==> try-xenon: inputs <==
==> flow/design.v (excerpt) <==
module smul_q31 (
    input  logic        clk,
    input  logic        reset,
    input  logic        go,
    input  logic [31:0] left,
    input  logic [31:0] right,
    output logic [31:0] out,
    output logic        done
);
clock: 8.0 ns
lec_check: 0
abc_area: 1
cap_margin: 25
cell_pad_in_sites_detail_placement: 1
cell_pad_in_sites_global_placement: 3
core_margin: 6
core_utilization: 45
cts_cluster_size: 52
gpl_routability_driven: 1
place_density_lb_addon: 0.05
setup_slack_margin: 2.5
slew_margin: 40
run.sh (not shown) runs the stock make flow with config.mk's settings and CLKGATE_MAP_FILE=.
==> try-willow: changes against try-xenon <==
Settings changed: ABC_AREA 1 to default, CAP_MARGIN 25 to 40, CELL_PAD_IN_SITES_DETAIL_PLACEMENT 1 to default, CELL_PAD_IN_SITES_GLOBAL_PLACEMENT 3 to 0, CORE_MARGIN 6 to 9, CTS_CLUSTER_SIZE 52 to 89, GPL_ROUTABILITY_DRIVEN 1 to default, PLACE_DENSITY_LB_ADDON 0.05 to default.
==> results <==
quantity	try-xenon	try-willow
Floorplan core density	45.5%	45.7%
Post-layout power	4.35 mW	3.65 mW
Post-CTS sizing	373	208
Count of inserted tapcells	1,176	1,134
Synthesized-area fraction occupied by xor and xnor cells	0.235%	0.911%
Post-CTS setup buffer count	121	87
Met3 Track Usage GR	3.25%	2.58%
Final critical delay including setup and external delays	7.18 ns	7.52 ns
Signal buffers	369	383
Number of placed instances with taps included	6,481	5,203
Non-clock buffering overhead	8.11%	9.44%
Post-synthesis instance area	41,000 sq um	38,400 sq um
Switching share of power	52.4%	47.2%
Count of filler cells inserted in the layout	10,837	7,681
Met1 usage	39.2%	28.3%
Routed len/inst	21.5 um	20.8 um
Post-synth area from yosys stat	41,000 sq um	38,400 sq um
Worst hold slack across all endpoints	0.424 ns	0.440 ns
P_sw	2.28 mW	1.72 mW
Clock network share of area	0.636%	0.708%
Placeable core area	90,100 sq um	84,100 sq um
Critical path startpoint	mul.left_tmp[31]$_SDFF_PN0_	mul.right_tmp[12]$_SDFF_PN0_
Outcome	complete, no violations	complete, no violations
Area share of fa/ha/maj cells after synthesis	57.8%	61.6%

==> fjord: inputs <==
smul_q31 again, from the RTL that the note above started with.
export LEC_CHECK = 0
export CAP_MARGIN = 40
export CORE_ASPECT_RATIO = 0.5
export CORE_MARGIN = 2
export CORE_UTILIZATION = 72
export CTS_CLUSTER_DIAMETER = 373
export CTS_CLUSTER_SIZE = 95
export PLACE_DENSITY = 0.4
export SETUP_SLACK_MARGIN = 0.74
export SLEW_MARGIN = 20
export TNS_END_PERCENT = 10
create_clock -name core_clock -period 5.67 [get_ports {clk}]
==> inputs of amber, as changes to fjord <==
CAP_MARGIN = 20   (was 40)
CORE_ASPECT_RATIO = not set   (was 0.5)
CORE_UTILIZATION = 9   (was 72)
CTS_CLUSTER_DIAMETER = not set   (was 373)
CTS_CLUSTER_SIZE = not set   (was 95)
PLACE_DENSITY = not set   (was 0.4)
SETUP_SLACK_MARGIN = 2.5   (was 0.74)
TNS_END_PERCENT = not set   (was 10)
==> flow/constraint.sdc (replaced) <==
create_clock -name core_clock -period 10.9 [get_ports {clk}]
set_input_delay 2.1800 -clock core_clock [delete_from_list [all_inputs] [get_ports {clk}]]
set_output_delay 2.1800 -clock core_clock [all_outputs]
set_load 0.01 [all_outputs]
==> results <==
| quantity | amber | fjord |
|---|---|---|
| Result of the run | finished clean | complete, but fails checks |
| Violated checks | - | setup timing |
| Number of ordinary and repair buffers in the finished layout | 193 | 550 |
| Fraction of area in non-clock buffers | 3.86% | 12.0% |
| Leakage power | 20.5 nW | 22.6 nW |
| Final worst slack | 2800 ps | -1930 ps |
| Met1 layer usage reported by global route | 6.42% | 47.0% |
| Number of global-route vias before repair | 29753 | 33233 |
| Pre-antenna DRT Iters | 5 | 6 |
| Critical Path Max Stage Delay | 590 ps | 600 ps |
| Wire length of the first global-routing pass | 185000 um | 166000 um |
| Worst path bufs/invs | 5 | 6 |
| Flop share of the area | 4.40% | 4.49% |
| Total number of vias | 26305 | 29097 |
| Met3 WL post-DR | 6040 um | 7430 um |
| Clock skew | 48.5 ps | 31.2 ps |
| Power consumed by the clock network | 0.000392 W | 0.000724 W |

==> run X <==
smul_q31 again, from the RTL that the note above started with.
clock: 10.2 ns
lec_check: 0
cap_margin: 20
core_margin: 2
core_utilization: 72
cts_cluster_size: 66
max_routing_layer: met4
place_density_lb_addon: 0.23
setup_slack_margin: 1.22
slew_margin: 20
==> inputs of run G, as changes to run X <==
==> flow/config.mk (replaced) <==
export PLATFORM = sky130hd
export DESIGN_NAME = smul_q31
export DESIGN_NICKNAME = smul_q31
export VERILOG_FILES = /design/flow/design.v
export SDC_FILE = /design/flow/constraint.sdc
export NUM_CORES = 4
export LEC_CHECK = 0
export CAP_MARGIN = 15
export CORE_MARGIN = 2
export CORE_UTILIZATION = 72
export CTS_CLUSTER_SIZE = 80
export HOLD_SLACK_MARGIN = -0.09
export MAX_ROUTING_LAYER = met4
export SETUP_SLACK_MARGIN = -0.45
export SLEW_MARGIN = 20
==> flow/constraint.sdc (replaced) <==
create_clock -name core_clock -period 6.5 [get_ports {clk}]
set_input_delay 1.3000 -clock core_clock [delete_from_list [all_inputs] [get_ports {clk}]]
set_output_delay 1.3000 -clock core_clock [all_outputs]
set_load 0.01 [all_outputs]
==> inputs of run P, as changes to run X <==
==> flow/config.mk (replaced) <==
export PLATFORM = sky130hd
export DESIGN_NAME = smul_q31
export DESIGN_NICKNAME = smul_q31
export VERILOG_FILES = /design/flow/design.v
export SDC_FILE = /design/flow/constraint.sdc
export NUM_CORES = 4
export LEC_CHECK = 0
export CAP_MARGIN = 20
export CORE_MARGIN = 2
export CORE_UTILIZATION = 45
export SETUP_SLACK_MARGIN = 2.5
export SLEW_MARGIN = 20
==> flow/constraint.sdc (replaced) <==
create_clock -name core_clock -period 8.0 [get_ports {clk}]
set_input_delay 1.6000 -clock core_clock [delete_from_list [all_inputs] [get_ports {clk}]]
set_output_delay 1.6000 -clock core_clock [all_outputs]
set_load 0.01 [all_outputs]
==> results <==
quantity	run G	run X	run P
Tapcell Cnt	688	688	1144
Fraction of area in clock buffers and inverters	0.7016%	0.7500%	0.6600%
IR drop worst, VDD	0.1866 mV	0.1491 mV	0.1334 mV
Number of search-and-repair iterations in the first detailed-routing pass	6	6	5
Antenna diodes	2	1	3
Relative contribution of the clock network to total power	14.3%	16.1%	14.5%
Reported combinational group power	3450 uW	1560 uW	2410 uW
Crit path launch	mul.right_tmp[3]$_SDFF_PN0_	mul.right_tmp[2]$_SDFF_PN0_	mul.right_tmp[5]$_SDFF_PN0_
Power density relative to cell area	106.8 nW/um^2	60.98 nW/um^2	78.58 nW/um^2
Global routing usage on met1	50.58%	46.02%	32.14%
Number of placed instances, taps included	5030	4676	5206
Avg WL per Cell	23.40 um	20.75 um	20.52 um
Total GRT Usage	46.16%	39.00%	26.28%
Number of cells on the critical path	23	24	26
Number of warnings in the stage logs	33	26	29
Share of the clock period used by the worst path after layout	118.4%	83.75%	95.03%
Minimum hold slack	0.4923 ns	0.4382 ns	0.4409 ns
Required arrival time at the worst endpoint	6.76 ns	10.51 ns	8.30 ns
Minimum period implied by the final worst setup slack	7.694 ns	8.542 ns	7.603 ns
Die area	55260 um^2	55260 um^2	87790 um^2
Average vias per placed instance	5.930	5.809	5.092
Run status	finished with violations	complete, no violations	complete, no violations
Violated checks	setup timing	-	-
Detailed route wirelength on metal2	59.16 mm	50.25 mm	58.57 mm
Net switching power	2330 uW	1237 uW	1695 uW
FF-to-FF path depth	23	24	26

==> build 37 <==
Starting RTL as in the previous note.
Settings: LEC_CHECK=0, CAP_MARGIN=20, CORE_MARGIN=2, CORE_UTILIZATION=45, CTS_CLUSTER_DIAMETER=168, CTS_CLUSTER_SIZE=97, PLACE_DENSITY=0.42, SETUP_SLACK_MARGIN=0.62, SLEW_MARGIN=20; clock period 8.0 ns.
==> trial 13 (differences from build 37) <==
- CORE_UTILIZATION: 45 -> 71
- CTS_CLUSTER_DIAMETER: 168 -> 364
- CTS_CLUSTER_SIZE: 97 -> unset
- PLACE_DENSITY: 0.42 -> 0.38
- SETUP_SLACK_MARGIN: 0.62 -> unset
==> flow/constraint.sdc (replaced) <==
create_clock -name core_clock -period 12.4 [get_ports {clk}]
set_input_delay 2.4800 -clock core_clock [delete_from_list [all_inputs] [get_ports {clk}]]
set_output_delay 2.4800 -clock core_clock [all_outputs]
set_load 0.01 [all_outputs]
==> flow_metrics.env <==
# physical design summary
export IMPL_grt_util_met1_pct=33.4
export IMPL_fin_cells=5318
export IMPL_slowest_stage="fa_1"
export IMPL_grt_max_degree=50
export IMPL_cpPeakStageDelay_ps=590
export IMPL_rows=107
export IMPL_p_sw_mw=1.70
export IMPL_grt_setup_unrepaired="true"
export IMPL_grt_pass1_wl_um=184000
export IMPL_dp_hpwl_um=93000
export IMPL_vias_per_cell=5.14
export IMPL_status="finished clean"
export IMPL_fin_hold_ws_ps=449
export IMPL_cp_data_arrival_time_ps=7970
export IMPL_clkTransAtPathRegs_ps=90
export IMPL_cts_setup_buffers=33
export IMPL_drtIter0Drc=1248
export IMPL_cp_max_fo=12
export IMPL_utilization_pct=52.3
export IMPL_antenna_found_initial=12
That was build 37.
==> flow_metrics.env <==
# physical design summary
export IMPL_cp_max_fo=31
export IMPL_cpPeakStageDelay_ps=1030
export IMPL_dp_hpwl_um=79900
export IMPL_fin_cells=4684
export IMPL_antenna_found_initial=2
export IMPL_status="finished clean"
export IMPL_grt_setup_unrepaired="false"
export IMPL_fin_hold_ws_ps=454
export IMPL_cts_setup_buffers=0
export IMPL_utilization_pct=74.9
export IMPL_p_sw_mw=1.00
export IMPL_grt_pass1_wl_um=166000
export IMPL_rows=85
export IMPL_drtIter0Drc=1575
That was trial 13.

==> inputs of run a <==
smul_q31 again, from the RTL that the note above started with.
==> flow/config.mk <==
export PLATFORM = sky130hd
export DESIGN_NAME = smul_q31
export DESIGN_NICKNAME = smul_q31
export VERILOG_FILES = /design/flow/design.v
export SDC_FILE = /design/flow/constraint.sdc
export NUM_CORES = 4
export LEC_CHECK = 0
export ABC_AREA = 1
export CAP_MARGIN = 15
export CORE_ASPECT_RATIO = 1.4
export CORE_MARGIN = 2
export CORE_UTILIZATION = 72
export CTS_CLUSTER_DIAMETER = 320
export CTS_CLUSTER_SIZE = 100
export PLACE_DENSITY = 0.36
export SETUP_SLACK_MARGIN = 2.5
export SLEW_MARGIN = 20
export TNS_END_PERCENT = 10
==> flow/constraint.sdc <==
create_clock -name core_clock -period 4.99 [get_ports {clk}]
set_input_delay 0.9980 -clock core_clock [delete_from_list [all_inputs] [get_ports {clk}]]
set_output_delay 0.9980 -clock core_clock [all_outputs]
set_load 0.01 [all_outputs]
==> run b: changes against run a <==
==> flow/config.mk (replaced) <==
export PLATFORM = sky130hd
export DESIGN_NAME = smul_q31
export DESIGN_NICKNAME = smul_q31
export VERILOG_FILES = /design/flow/design.v
export SDC_FILE = /design/flow/constraint.sdc
export NUM_CORES = 4
export LEC_CHECK = 0
export ABC_AREA = 1
export CAP_MARGIN = 20
export CORE_MARGIN = 2
export CORE_UTILIZATION = 72
export CTS_CLUSTER_SIZE = 66
export MAX_ROUTING_LAYER = met4
export PLACE_DENSITY_LB_ADDON = 0.23
export SLEW_MARGIN = 20
==> flow/constraint.sdc (replaced) <==
create_clock -name core_clock -period 6.91 [get_ports {clk}]
set_input_delay 1.3820 -clock core_clock [delete_from_list [all_inputs] [get_ports {clk}]]
set_output_delay 1.3820 -clock core_clock [all_outputs]
set_load 0.01 [all_outputs]
==> notes <==
- Run a produced a layout that fails on negative setup slack. Run b finished but failed the layout checks on negative setup slack.
- In die size, run b and run a hardly differ.
- In run a the via count is smaller than in run b, by 2.5%.
- Flip-flop count is the same in run a and run b.
- Sequential power: run a is higher than run b (38%).
- Against run a, the combinational power of run b is lower by 25%.
- Design area: run a is smaller than run b (0.56%).
- Synthesized cell count is the same in run b and run a.
- Against run a, the global-route usage of run b is lower by 2.9 points.
Power figures rest on the tool's default switching activity, not on a simulated workload.
